## job 101
==> flow/design.v <==
module fir #(
    parameter TAPS = 32,
    parameter DECIMATION = 8,
    parameter DATA_SIZE = 32,
    parameter [TAPS*DATA_SIZE-1:0] GLOBAL_COEFF = '0,
    parameter UNROLL = 16
) (
    input   logic clock,
    input   logic reset,
    input   logic [DATA_SIZE-1:0] x_in,   
    output   logic x_rd_en,
    input  logic x_empty,
    output  logic y_wr_en,
    input   logic y_out_full,
    output  logic [DATA_SIZE-1:0] y_out 
);
typedef enum logic[2:0] {
    INIT, 
    COMPUTE, 
    WRITE
} state_t;
state_t state, next_state;
logic [0:TAPS-1] [DATA_SIZE-1:0] shift_reg;
logic [0:TAPS-1][DATA_SIZE-1:0] shift_reg_c;
logic [$clog2(DECIMATION)-1:0] decimation_counter, decimation_counter_c;
logic [$clog2(TAPS)-1:0] taps_counter, taps_counter_c;
logic [0:UNROLL-1][DATA_SIZE-1:0] tap_value, tap_value_c;
logic signed [0:UNROLL-1][DATA_SIZE-1:0] product, product_c;
logic [0:UNROLL-1][DATA_SIZE-1:0] y_sum, y_sum_c; 
logic last_cycle, last_cycle_c;
logic [$clog2(TAPS)-1:0] coefficient_counter, coefficient_counter_c;
logic [DATA_SIZE-1:0] total_sum;
logic [0:TAPS-1][DATA_SIZE-1:0] coeff;
assign coeff = GLOBAL_COEFF;
function logic signed [DATA_SIZE-1:0] DEQUANTIZE(logic signed [DATA_SIZE-1:0] val);
    if (val < 0) begin
        DEQUANTIZE = DATA_SIZE'(-(-val >>> 10));
    end else begin
        DEQUANTIZE = DATA_SIZE'(val >>> 10);
    end
endfunction
always_ff @(posedge clock or posedge reset) begin
    if (reset == 1'b1) begin
        state <= INIT;       
        product <= '0;
        last_cycle <= '0;
        coefficient_counter <= '0;
        taps_counter <= '0;        
        decimation_counter <= '0;       
        y_sum <= '0;
        tap_value <= '0;
        shift_reg <= '0;
    end else begin
        taps_counter <= taps_counter_c;
        coefficient_counter <= coefficient_counter_c;
        shift_reg <= shift_reg_c;
        state <= next_state;  
        y_sum <= y_sum_c;
        tap_value <= tap_value_c;
        product <= product_c;
        last_cycle <= last_cycle_c;        
        decimation_counter <= decimation_counter_c;
    end
end
always_comb begin
    next_state = state;
    x_rd_en = 1'b0;
    y_wr_en = 1'b0;
    decimation_counter_c = decimation_counter;
    shift_reg_c = shift_reg;
    taps_counter_c = taps_counter;
    y_sum_c = y_sum;
    tap_value_c = tap_value;
    product_c = product;
    last_cycle_c = last_cycle;
    coefficient_counter_c = coefficient_counter;
    total_sum = '0;
    y_out = '0;
    case(state)
        INIT: begin
            if (x_empty == 1'b0) begin
                x_rd_en = 1'b1;
                shift_reg_c[1:TAPS-1] = shift_reg[0:TAPS-2];
                shift_reg_c[0] = x_in;
                decimation_counter_c = decimation_counter + 1'b1;
                if (decimation_counter == DECIMATION - 1) begin
                    next_state = COMPUTE;
                    for (int i = 0; i < UNROLL; i++) begin
                        tap_value_c[i] = shift_reg_c[i];
                    end  
                    taps_counter_c = taps_counter + UNROLL;
                end else begin
                    next_state = INIT;
                end
            end
        end
        COMPUTE: begin
            if (last_cycle == 1'b0) begin
                for (int i = 0; i < UNROLL; i++) begin 
                    product_c[i] = $signed(tap_value[i]) * $signed(coeff[TAPS-coefficient_counter-i-1]);
                end
                if (taps_counter != UNROLL) begin
                    for (int i = 0; i < UNROLL; i++) begin
                        y_sum_c[i] = $signed(y_sum[i]) + DEQUANTIZE(product[i]);
                    end
                end
                taps_counter_c = taps_counter + UNROLL;
                coefficient_counter_c = coefficient_counter + UNROLL;
                for (int i = 0; i < UNROLL; i++)
                    tap_value_c[i] = shift_reg[taps_counter+i];
                if (taps_counter == 0) begin
                    last_cycle_c = 1'b1;
                end
            end else begin
                for (int i = 0; i < UNROLL; i++) begin
                    y_sum_c[i] = $signed(y_sum[i]) + DEQUANTIZE(product[i]);
                end  
                last_cycle_c = 1'b0;
                next_state = WRITE;
            end            
        end
        WRITE: begin
            if (y_out_full == 1'b0) begin
                y_wr_en = 1'b1;
                total_sum = '0;
                for (int i = 0; i < UNROLL; i++) begin
                    total_sum = $signed(total_sum) + $signed(y_sum[i]);
                end
                y_out = total_sum;
                taps_counter_c = '0;
                coefficient_counter_c = '0;
                decimation_counter_c = '0;
                y_sum_c = '0;
                next_state = INIT;
            end
        end
        default: begin
            next_state = INIT;
            x_rd_en = 1'bx;
            y_wr_en = 1'bx;
            y_out = 'x;
            decimation_counter_c = 'x;
            taps_counter_c = 'x;
            y_sum_c = 'x;
            shift_reg_c = 'x;
            product_c = 'x;
            last_cycle_c = 'x;
            coefficient_counter_c = 'x;
            tap_value_c = 'x;
        end
    endcase
end
endmodule
module fm_lpr_fir (
    input  logic        clock,
    input  logic        reset,
    input  logic [31:0] x_in,
    output logic        x_rd_en,
    input  logic        x_empty,
    output logic [31:0] y_out,
    input  logic        y_out_full,
    output logic        y_wr_en
);
localparam AUDIO_LPR_COEFF_TAPS = 32;
localparam [AUDIO_LPR_COEFF_TAPS*32-1:0] AUDIO_LPR_COEFFS = {
    32'hfffffffd, 32'hfffffffa, 32'hfffffff4, 32'hffffffed, 32'hffffffe5, 32'hffffffdf, 32'hffffffe2, 32'hfffffff3,
    32'h00000015, 32'h0000004e, 32'h0000009b, 32'h000000f9, 32'h0000015d, 32'h000001be, 32'h0000020e, 32'h00000243,
    32'h00000243, 32'h0000020e, 32'h000001be, 32'h0000015d, 32'h000000f9, 32'h0000009b, 32'h0000004e, 32'h00000015,
    32'hfffffff3, 32'hffffffe2, 32'hffffffdf, 32'hffffffe5, 32'hffffffed, 32'hfffffff4, 32'hfffffffa, 32'hfffffffd
};
fir #(
    .TAPS(AUDIO_LPR_COEFF_TAPS),
    .DECIMATION(8),
    .DATA_SIZE(32),
    .GLOBAL_COEFF(AUDIO_LPR_COEFFS),
    .UNROLL(4)
) fir_lpr_inst (
    .clock(clock),
    .reset(reset),
    .x_in(x_in),
    .x_rd_en(x_rd_en),
    .x_empty(x_empty),
    .y_out(y_out),
    .y_out_full(y_out_full),
    .y_wr_en(y_wr_en)
);
endmodule
clock: 7.08 ns
lec_check: 0
cap_margin: 35
core_margin: 2
core_utilization: 72
cts_cluster_diameter: 133
hold_slack_margin: -0.04
max_routing_layer: met4
setup_slack_margin: -0.53
slew_margin: 20
run.sh (not shown) runs the stock make flow with config.mk's settings and CLKGATE_MAP_FILE=.
Job 101 completed end to end; final checks failed (negative setup slack).
diff inputs: job 101 => job 102
- GPL_ROUTABILITY_DRIVEN: unset -> 0
- CAP_MARGIN: 35 -> 20
- SETUP_SLACK_MARGIN: -0.53 -> 0.18
- CELL_PAD_IN_SITES_DETAIL_PLACEMENT: unset -> 1
- CTS_CLUSTER_DIAMETER: 133 -> unset
- MAX_ROUTING_LAYER: met4 -> unset
- CORE_UTILIZATION: 72 -> 40
- HOLD_SLACK_MARGIN: -0.04 -> unset
- the clock period (ns, I/O delays scaled along): 7.08 -> 12.0
Findings:
Comparing job 102 against job 101, there is no change at all in chip area from the yosys synthesis statistics.
Between job 101 and job 102, the flow reports number of cells in the design after placement increasing by a few percent.
Every stage of the flow completed for job 102, and the final layout passed the timing, design-rule and antenna checks.
In the final reports, the cell area of job 102 is smaller than that of job 101.
Compared with job 101, job 102 shows a lower number of iterations in the first detailed-routing pass.
NOTE: number of cell rows in job 102 exceeds that of job 101
Taking job 101 as the reference, in job 102 final critical delay including setup and external delays now larger; number of ports placed on the die boundary comparable.

* * *

Starts from the design.v that is shown in full above.
clock: 7.62 ns
lec_check: 0
cap_margin: 0
core_margin: 2
core_utilization: 72
cts_cluster_size: 49
setup_slack_margin: 2.26
slew_margin: 20
The first run completed and failed the layout checks on setup timing.
==> next run, changes <==
Settings changed: CAP_MARGIN 0 to 15, CTS_CLUSTER_DIAMETER set to 49, CTS_CLUSTER_SIZE 49 to 10, SETUP_SLACK_MARGIN 2.26 to unset.
Clock period 7.62 ns to 6.3 ns, I/O delays scaled along.
The changed run ran to the end with violations: setup timing; setup slack degrades by 1.2 ns; count of clock-buffer cells in the layout went up by 1; register-to-register slack degrades by 1.2 ns; non-clock buffer count went up by 196; final area went up slightly; utilization went up by 1.0 points; cell count went up slightly; worst hold slack degrades by 0.0031 ns.
==> next run, changes <==
Settings changed: CAP_MARGIN 15 to 20, CTS_CLUSTER_DIAMETER 49 to 381, CTS_CLUSTER_SIZE 10 to unset, MAX_ROUTING_LAYER set to met4, PLACE_DENSITY_LB_ADDON set to 0.0, SETUP_SLACK_MARGIN set to -0.5.
Clock period 6.3 ns to 7.32 ns, I/O delays scaled along.
=>
- The new run produced a layout that fails on setup timing
- routed wire length went down by 4.1%
- maximum frequency rose by 1.5%
- global-route usage goes up by 0.27 points
- non-clock buffer count came out lower by 232
- first-iteration DRC count falls by 8.5%
- flip-flop count stays the same
- cell area is lower by about 2.4%
==> next run, changes <==
Settings changed: CORE_UTILIZATION 72 to 70, CTS_CLUSTER_DIAMETER 381 to unset, CTS_CLUSTER_SIZE set to 15, MAX_ROUTING_LAYER met4 to unset, PLACE_DENSITY_LB_ADDON 0.0 to unset, SETUP_SLACK_MARGIN -0.5 to unset.
Clock period 7.32 ns to 7.76 ns, I/O delays scaled along.
=> The new run finished but fails on setup timing; worst hold slack gains 0.012 ns; first-iteration DRC count shrinks by a few percent; fmax rises slightly; global-route usage drops by 2.8 points.

* * *

// fm_lpr_fir: RTL as listed in full above, without the edits since
make LEC_CHECK=0 CAP_MARGIN=15 CORE_MARGIN=2 CORE_UTILIZATION=72 CTS_CLUSTER_DIAMETER=336 CTS_CLUSTER_SIZE=10 SETUP_SLACK_MARGIN=1.03 SLEW_MARGIN=20 finish   # period 6.3 ns
The first run finished but failed the layout checks on setup timing.
Then changed:
==> flow/config.mk (replaced) <==
export PLATFORM = sky130hd
export DESIGN_NAME = fm_lpr_fir
export DESIGN_NICKNAME = fm_lpr_fir
export VERILOG_FILES = /design/flow/design.v
export SDC_FILE = /design/flow/constraint.sdc
export NUM_CORES = 4
export LEC_CHECK = 0
export CAP_MARGIN = 20
export CORE_MARGIN = 2
export CORE_UTILIZATION = 40
export SLEW_MARGIN = 20
==> flow/constraint.sdc (replaced) <==
create_clock -name core_clock -period 12.0 [get_ports {clock}]
set_input_delay 2.4000 -clock core_clock [delete_from_list [all_inputs] [get_ports {clock}]]
set_output_delay 2.4000 -clock core_clock [all_outputs]
set_load 0.01 [all_outputs]
=> This time the run produced a clean layout. Wire length shrinks by about 14%. Sequential share of layout area increases by 2.0 points. Global-route usage decreases by 21 points. Sequential cell count does not change. Hold slack got worse by 0.019 ns. Cell area decreases by 7.9%. Area after synthesis stays the same. Clock skew went up by 0.019 ns. First-iteration DRC count drops by 38%. Core utilization fell by 42 points.
Then changed:
--- a/flow/config.mk
+++ b/flow/config.mk
@@ -7,5 +7,13 @@
 export LEC_CHECK = 0
 export CAP_MARGIN = 20
-export CORE_MARGIN = 2
-export CORE_UTILIZATION = 40
-export SLEW_MARGIN = 20
+export CELL_PAD_IN_SITES_DETAIL_PLACEMENT = 2
+export CELL_PAD_IN_SITES_GLOBAL_PLACEMENT = 2
+export CORE_ASPECT_RATIO = 0.69
+export CORE_MARGIN = 10
+export CORE_UTILIZATION = 71
+export CTS_CLUSTER_DIAMETER = 167
+export GPL_ROUTABILITY_DRIVEN = 1
+export MAX_ROUTING_LAYER = met4
+export MIN_ROUTING_LAYER = met2
+export SETUP_SLACK_MARGIN = 0.18
+export SLEW_MARGIN = 35
What happened:
- With this change the flow ended with an error in global placement without I/O with GPL-0301
- synthesized cell count does not change
- area after synthesis stays the same
- die size goes down by 39%
Then changed:
==> flow/config.mk (replaced) <==
export PLATFORM = sky130hd
export DESIGN_NAME = fm_lpr_fir
export DESIGN_NICKNAME = fm_lpr_fir
export VERILOG_FILES = /design/flow/design.v
export SDC_FILE = /design/flow/constraint.sdc
export NUM_CORES = 4
export LEC_CHECK = 0
export CAP_MARGIN = 20
export CORE_MARGIN = 2
export CORE_UTILIZATION = 40
export SETUP_SLACK_MARGIN = 2.96
export SLEW_MARGIN = 20
==> flow/constraint.sdc (replaced) <==
create_clock -name core_clock -period 11.1 [get_ports {clock}]
set_input_delay 2.2200 -clock core_clock [delete_from_list [all_inputs] [get_ports {clock}]]
set_output_delay 2.2200 -clock core_clock [all_outputs]
set_load 0.01 [all_outputs]
=> The new run went through all stages and came out clean; synthesized area does not change; die size grows by 64%; synthesized cell count stays the same.
